Design neural_pipeline_top, start of the top module:
module neural_pipeline_top (
    input wire clk,
    input wire rst,
    input wire signed [15:0] raw_in,
    output wire signed [15:0] vel_out
);
clock: 16.7 ns
lec_check: 0
abc_area: 1
cap_margin: 20
core_margin: 2
core_utilization: 70
gpl_routability_driven: 1
gpl_timing_driven: 1
max_routing_layer: met4
place_density_lb_addon: 0.01
slew_margin: 20
run.sh (not shown) runs the stock make flow with config.mk's settings and CLKGATE_MAP_FILE=.
==> next run, changes <==
ABC_AREA = unset   (was 1)
CORE_UTILIZATION = 72   (was 70)
GPL_ROUTABILITY_DRIVEN = unset   (was 1)
GPL_TIMING_DRIVEN = unset   (was 1)
HOLD_SLACK_MARGIN = -0.1   (was unset)
PLACE_DENSITY_LB_ADDON = unset   (was 0.01)
SETUP_SLACK_MARGIN = -0.53   (was unset)
clock period = 14.5 ns   (was 16.7 ns; I/O delays follow)
- Now the flow reached the layout checks and failed them: setup timing
- clock-buffer cell count grows by 1
- core utilization came out higher by 11 points
- clock skew goes down by 0.0051 ns
- first-iteration DRC count is higher by 36%
- setup slack gets worse by 4.3 ns
- hold slack gets better by 0.019 ns
- final area is higher by about 7%
- wire length rises by 21%
- die size shrinks by about 6%
==> next run, changes <==
HOLD_SLACK_MARGIN = unset   (was -0.1)
SETUP_SLACK_MARGIN = 2.68   (was -0.53)
clock period = 18.7 ns   (was 14.5 ns; I/O delays follow)
Result: This time the run produced a clean layout; design area came out lower by 8.0%; non-clock buffer count decreases by 505; via count shrinks by 15%; worst hold slack hardly moves.
==> next run, changes <==
CORE_UTILIZATION = 40   (was 72)
MAX_ROUTING_LAYER = unset   (was met4)
SETUP_SLACK_MARGIN = unset   (was 2.68)
clock period = 25.0 ns   (was 18.7 ns; I/O delays follow)
Outcome: Die area grows by 78%; global-route usage falls by 19 points; core utilization decreases by 42 points; final area falls by about 8%; sequential share of layout area grows by 0.81 points.

* * *

run G:
neural_pipeline_top again, from the RTL that the note above started with.
Settings: LEC_CHECK=0, ABC_AREA=1, CAP_MARGIN=20, CORE_MARGIN=7, CORE_UTILIZATION=44, CTS_CLUSTER_SIZE=100, SLEW_MARGIN=20, TNS_END_PERCENT=20; clock period 25.0 ns.
In summary, run G completed successfully, with a layout that passed the timing, DRC and antenna checks.
The following lists how run C was set up differently from run G:
- TNS_END_PERCENT removed (was 20)
- CTS_CLUSTER_SIZE removed (was 100)
- CORE_UTILIZATION changed from 44 to 12
- ABC_AREA removed (was 1)
- CORE_MARGIN changed from 7 to 2
- the clock period (ns, I/O delays scaled along) changed from 25.0 to 30.3
==> comparison <==
The final layouts of run G and run C pass the timing, DRC and antenna checks.
Against run G, run C comes in 4,535 lower on via count.
Xor and xnor fraction of the mapped netlist area, run G and run C: lower on run G
The synthesized cell count in run G is 1.19 times that in run C.
Between run C and run G, it is run C whose share of the core filled with cells is lower, by 33 points.

* * *

job 101:
Starting RTL as in the previous note.
// neural_pipeline_top
module neural_pipeline_top (
    input wire clk,
    input wire rst,
    input wire signed [15:0] raw_in,
    output wire signed [15:0] vel_out
);
    wire signed [15:0] filt_out;
    wire spike_pulse_raw;  
    reg spike_pulse_safe;  
    wire signed [15:0] auto_threshold;
    reg [17:0] warmup_cnt; 
    always @(posedge clk) begin
        if (rst) begin
            warmup_cnt <= 0;
            spike_pulse_safe <= 0;
        end else begin
            if (warmup_cnt < 150000) 
                warmup_cnt <= warmup_cnt + 1;
            if (warmup_cnt == 150000) 
                spike_pulse_safe <= spike_pulse_raw;
            else 
                spike_pulse_safe <= 0;
        end
    end
    reg [10:0] bin_timer;
    reg bin_strobe;
    reg signed [15:0] bin_accumulator;
    reg signed [15:0] current_bin_count;
    iir_filter u_filter (
        .clk(clk),
        .rst(rst),
        .x_in(raw_in),
        .y_out(filt_out)
    );
    threshold_estimator u_thresh_gen (
        .clk(clk),
        .rst(rst),
        .data_in(filt_out),
        .threshold(auto_threshold)
    );
    spike_detect u_detect (
        .clk(clk),
        .rst(rst),
        .data_in(filt_out),
        .threshold(auto_threshold), 
        .spike_out(spike_pulse_raw) 
    );
    always @(posedge clk) begin
  ...
Settings: LEC_CHECK=0, ABC_AREA=1, CAP_MARGIN=20, CORE_MARGIN=2, CORE_UTILIZATION=72, CTS_CLUSTER_DIAMETER=190, GPL_ROUTABILITY_DRIVEN=1, GPL_TIMING_DRIVEN=1, MAX_ROUTING_LAYER=met4, PLACE_DENSITY_LB_ADDON=0.01, SETUP_SLACK_MARGIN=4.8, SLEW_MARGIN=20; clock period 16.7 ns.
FAIL job 101 @ global routing: tool exited with error
## Diff of input files: job 102 against job 101
- ABC_AREA: 1 -> unset
- SETUP_SLACK_MARGIN: 4.8 -> 2.58
- PLACE_DENSITY_LB_ADDON: 0.01 -> unset
- CTS_CLUSTER_DIAMETER: 190 -> unset
- GPL_ROUTABILITY_DRIVEN: 1 -> unset
- GPL_TIMING_DRIVEN: 1 -> unset
- the clock period (ns, I/O delays scaled along): 16.7 -> 18.7
--- outcome ---
- Looking at the reports, job 102 completed the entire flow and the layout it produced met the timing, DRC and antenna checks.
- Taking job 101 as the reference, in job 102 post-synthesis cell count from yosys now smaller; area after synthesis now smaller; Yosys chip area now smaller; core footprint now smaller.
> inputs changed (job 102 -> job 103)
- SETUP_SLACK_MARGIN removed (was 2.58)
- CORE_UTILIZATION changed from 72 to 48
- GPL_TIMING_DRIVEN newly set to 0
- the clock period (ns, I/O delays scaled along) changed from 18.7 to 25.0
Results
Job 103 ends up with a via count that is about 10% lower than in job 102. Delta (job 103 minus job 102): register fraction of the total cell area +0.90 points; growth of design area from synthesis to finish -10 points; total detailed-routing wirelength -11%; largest stage delay on the critical path +300 ps. On non-filler instance count after layout: job 103 sits above job 102. Compared with job 102, job 103 shows a lower setup slack. Higher core utilization was reported by job 102, not job 103. | flop-to-flop setup slack | job 103 vs job 102 | 3220 ps higher |. Job 103 reached the final stage; the timing, DRC and antenna checks on its layout passed. The flow did not stop early for job 102: all stages ran, and the layout cleared the timing, DRC and antenna checks. Job 102 -> job 103: register area flat.
Modified inputs, job 104 compared to job 103
- CORE_UTILIZATION changed from 48 to 30
- CORE_MARGIN changed from 2 to 7
- GPL_ROUTABILITY_DRIVEN newly set to 0
- MAX_ROUTING_LAYER removed (was met4)
- CORE_ASPECT_RATIO newly set to 0.5
- TNS_END_PERCENT newly set to 20
- ABC_AREA newly set to 0
- GPL_TIMING_DRIVEN removed (was 0)
- CTS_CLUSTER_DIAMETER newly set to 91
- CTS_CLUSTER_SIZE newly set to 100
--- outcome ---
- Setup slack: job 104 more than job 103
- Job 104 vs. job 103: floorplan die height now smaller, worst slew margin relative to its limit now larger, count of pins on the block boundary comparable, number of tap cells added at floorplan now larger, transition at the pin with the smallest max-transition slack now smaller.
- Detailed-route wire length for job 104 is lower than for job 103.
- Taking job 103 as the reference, in job 104 flop share of the area now sits at about the same level; die size now sits higher.
- In summary, job 104 completed successfully, with a layout that passed the timing, DRC and antenna checks.

* * *

## maple
neural_pipeline_top again, from the RTL that the note above started with.
clock: 11.1 ns
lec_check: 0
cap_margin: 20
core_margin: 2
core_utilization: 64
cts_cluster_diameter: 400
slew_margin: 20
Ran to the end and failed final checks on setup timing: maple.
Here is what was changed in the inputs of raven compared with maple.
# maple
export LEC_CHECK = 0
export CAP_MARGIN = 20
export CORE_MARGIN = 2
export CORE_UTILIZATION = 64
export CTS_CLUSTER_DIAMETER = 400
export SLEW_MARGIN = 20
create_clock -name core_clock -period 11.1 [get_ports {clk}]
# raven
export LEC_CHECK = 0
export CAP_MARGIN = 20
export CORE_MARGIN = 2
export CORE_UTILIZATION = 40
export SLEW_MARGIN = 20
create_clock -name core_clock -period 23.2 [get_ports {clk}]
==> results <==
- raven reached the end of the flow, and the finished layout is clean on the timing, DRC and antenna checks.
- Looking at remaining max-slew budget at the tightest pin, raven sits 0.64 points higher than maple does.
- Looking at proportion of final cell area spent on non-clock buffers, raven sits 11 points lower than maple does.
- Of raven and maple, the higher met1 capacity usage during global routing belongs to maple.
- From maple to raven the numbers moved as follows: post-route standard cell area excluding fillers down 16%, overall track demand over capacity in global routing down 15 points, data required time at the worst endpoint up 12110 ps.
- A cell with the largest stage delay on the worst path of clkdlybuf4s50_1 is what raven shows, while fa_1 belongs to maple.
Modified inputs, xenon compared to raven
# raven
export LEC_CHECK = 0
export CAP_MARGIN = 20
export CORE_MARGIN = 2
export CORE_UTILIZATION = 40
export SLEW_MARGIN = 20
create_clock -name core_clock -period 23.2 [get_ports {clk}]
# xenon
export LEC_CHECK = 0
export CAP_MARGIN = 20
export CORE_MARGIN = 2
export CORE_UTILIZATION = 40
export SLEW_MARGIN = 20
create_clock -name core_clock -period 20.0 [get_ports {clk}]
## What came out
- xenon closes out successfully: all stages finished, all timing, DRC and antenna checks passed.
- Relative to raven, wire length reported by the detailed router increased by 0.65% in xenon.
- Of xenon and raven, the run reporting the lower final critical-path setup slack was xenon.
- The final reports for xenon and raven show final cell count higher in the former.
- Sort xenon and raven by global-route usage, descending, and xenon comes first.
- Cmp xenon and raven / design area / lower: raven
- Taking xenon as 1.0, raven lands at 1.06 on number of clock buffers in the layout.
- From raven to xenon the numbers moved as follows: sequential share of layout area decreased 0.27 points, register-to-register slack decreased 2000 ps, via count increased 1.8%.

* * *

== build 22 ==
neural_pipeline_top again, from the RTL that the note above started with.
// neural_pipeline_top
module neural_pipeline_top (
    input wire clk,
    input wire rst,
    input wire signed [15:0] raw_in,
    output wire signed [15:0] vel_out
);
    wire signed [15:0] filt_out;
    wire spike_pulse_raw;  
    reg spike_pulse_safe;  
    wire signed [15:0] auto_threshold;
    reg [17:0] warmup_cnt; 
    always @(posedge clk) begin
        if (rst) begin
            warmup_cnt <= 0;
            spike_pulse_safe <= 0;
        end else begin
            if (warmup_cnt < 150000) 
                warmup_cnt <= warmup_cnt + 1;
            if (warmup_cnt == 150000) 
                spike_pulse_safe <= spike_pulse_raw;
            else 
                spike_pulse_safe <= 0;
        end
    end
    reg [10:0] bin_timer;
    reg bin_strobe;
    reg signed [15:0] bin_accumulator;
    reg signed [15:0] current_bin_count;
    iir_filter u_filter (
        .clk(clk),
        .rst(rst),
        .x_in(raw_in),
        .y_out(filt_out)
    );
    threshold_estimator u_thresh_gen (
        .clk(clk),
        .rst(rst),
        .data_in(filt_out),
        .threshold(auto_threshold)
    );
    spike_detect u_detect (
        .clk(clk),
        .rst(rst),
        .data_in(filt_out),
        .threshold(auto_threshold), 
        .spike_out(spike_pulse_raw) 
    );
    always @(posedge clk) begin
        if (rst) begin
            bin_timer <= 0;
            bin_accumulator <= 0;
            current_bin_count <= 0;
            bin_strobe <= 0;
        end else begin
            bin_strobe <= 0;
            if (spike_pulse_safe)
                bin_accumulator <= bin_accumulator + 1;
            if (bin_timer == 1499) begin
                bin_timer <= 0;
                current_bin_count <= bin_accumulator;
                bin_accumulator <= 0;
                bin_strobe <= 1;
            end else begin
                bin_timer <= bin_timer + 1;
                bin_strobe <= 0;
            end
        end
    end
    velocity_decoder u_decoder (
        .clk(clk),
        .rst(rst),
        .bin_strobe(bin_strobe),
        .bin_count(current_bin_count),
        .velocity(vel_out)
    );
endmodule
==> flow/config.mk <==
export PLATFORM = sky130hd
export DESIGN_NAME = neural_pipeline_top
export DESIGN_NICKNAME = neural_pipeline_top
export VERILOG_FILES = /design/flow/design.v
export SDC_FILE = /design/flow/constraint.sdc
export NUM_CORES = 4
export LEC_CHECK = 0
export CAP_MARGIN = 30
export CORE_MARGIN = 2
export CORE_UTILIZATION = 72
export MAX_ROUTING_LAYER = met4
export SETUP_SLACK_MARGIN = -1.09
export SLEW_MARGIN = 20
==> flow/constraint.sdc <==
create_clock -name core_clock -period 15.0 [get_ports {clk}]
set_input_delay 3.0000 -clock core_clock [delete_from_list [all_inputs] [get_ports {clk}]]
set_output_delay 3.0000 -clock core_clock [all_outputs]
set_load 0.01 [all_outputs]
What the final checks of build 22 revealed, after a flow that finished every stage, was a layout that fails on setup timing.
What build 57 does differently from build 22 at the input level:
Settings: SETUP_SLACK_MARGIN removed (was -1.09); CAP_MARGIN changed from 30 to 20; MAX_ROUTING_LAYER removed (was met4); CORE_UTILIZATION changed from 72 to 71; the clock period (ns, I/O delays scaled along) changed from 15.0 to 23.2.
==> comparison <==
Per the final summary, build 57 finished and its layout is clean on timing, DRC and antenna. Diff build 22 -> build 57 | placement-stage cell area | down by more than 10%. Looking at register-to-register slack, build 57 sits 6280 ps higher than build 22 does. In build 57, global-route usage is lower than in build 22.
--- input diff build 57..build 66 ---
Settings: putting ABC_AREA at 1 where nothing was set; putting MAX_ROUTING_LAYER at met4 where nothing was set; swapping 71 for 72 in CORE_UTILIZATION; putting PLACE_DENSITY_LB_ADDON at 0.01 where nothing was set; swapping 23.2 for 16.1 in the clock period (ns, I/O delays scaled along).
### Flow results
Of build 57 and build 66, just one finished clean: build 57.
Build 66: all stages done; final checks FAILED (setup timing).
The setup TNS of build 66 is lower than that of build 57.
Lower core utilization was reported by build 57, not build 66.
Build 66 vs build 57, highest metal layer used by the detailed router: met4 vs met5
Comparing build 57 and build 66, the lower via count was measured on build 57.
Diff build 57 and build 66: global-route wire length before repair higher in build 66
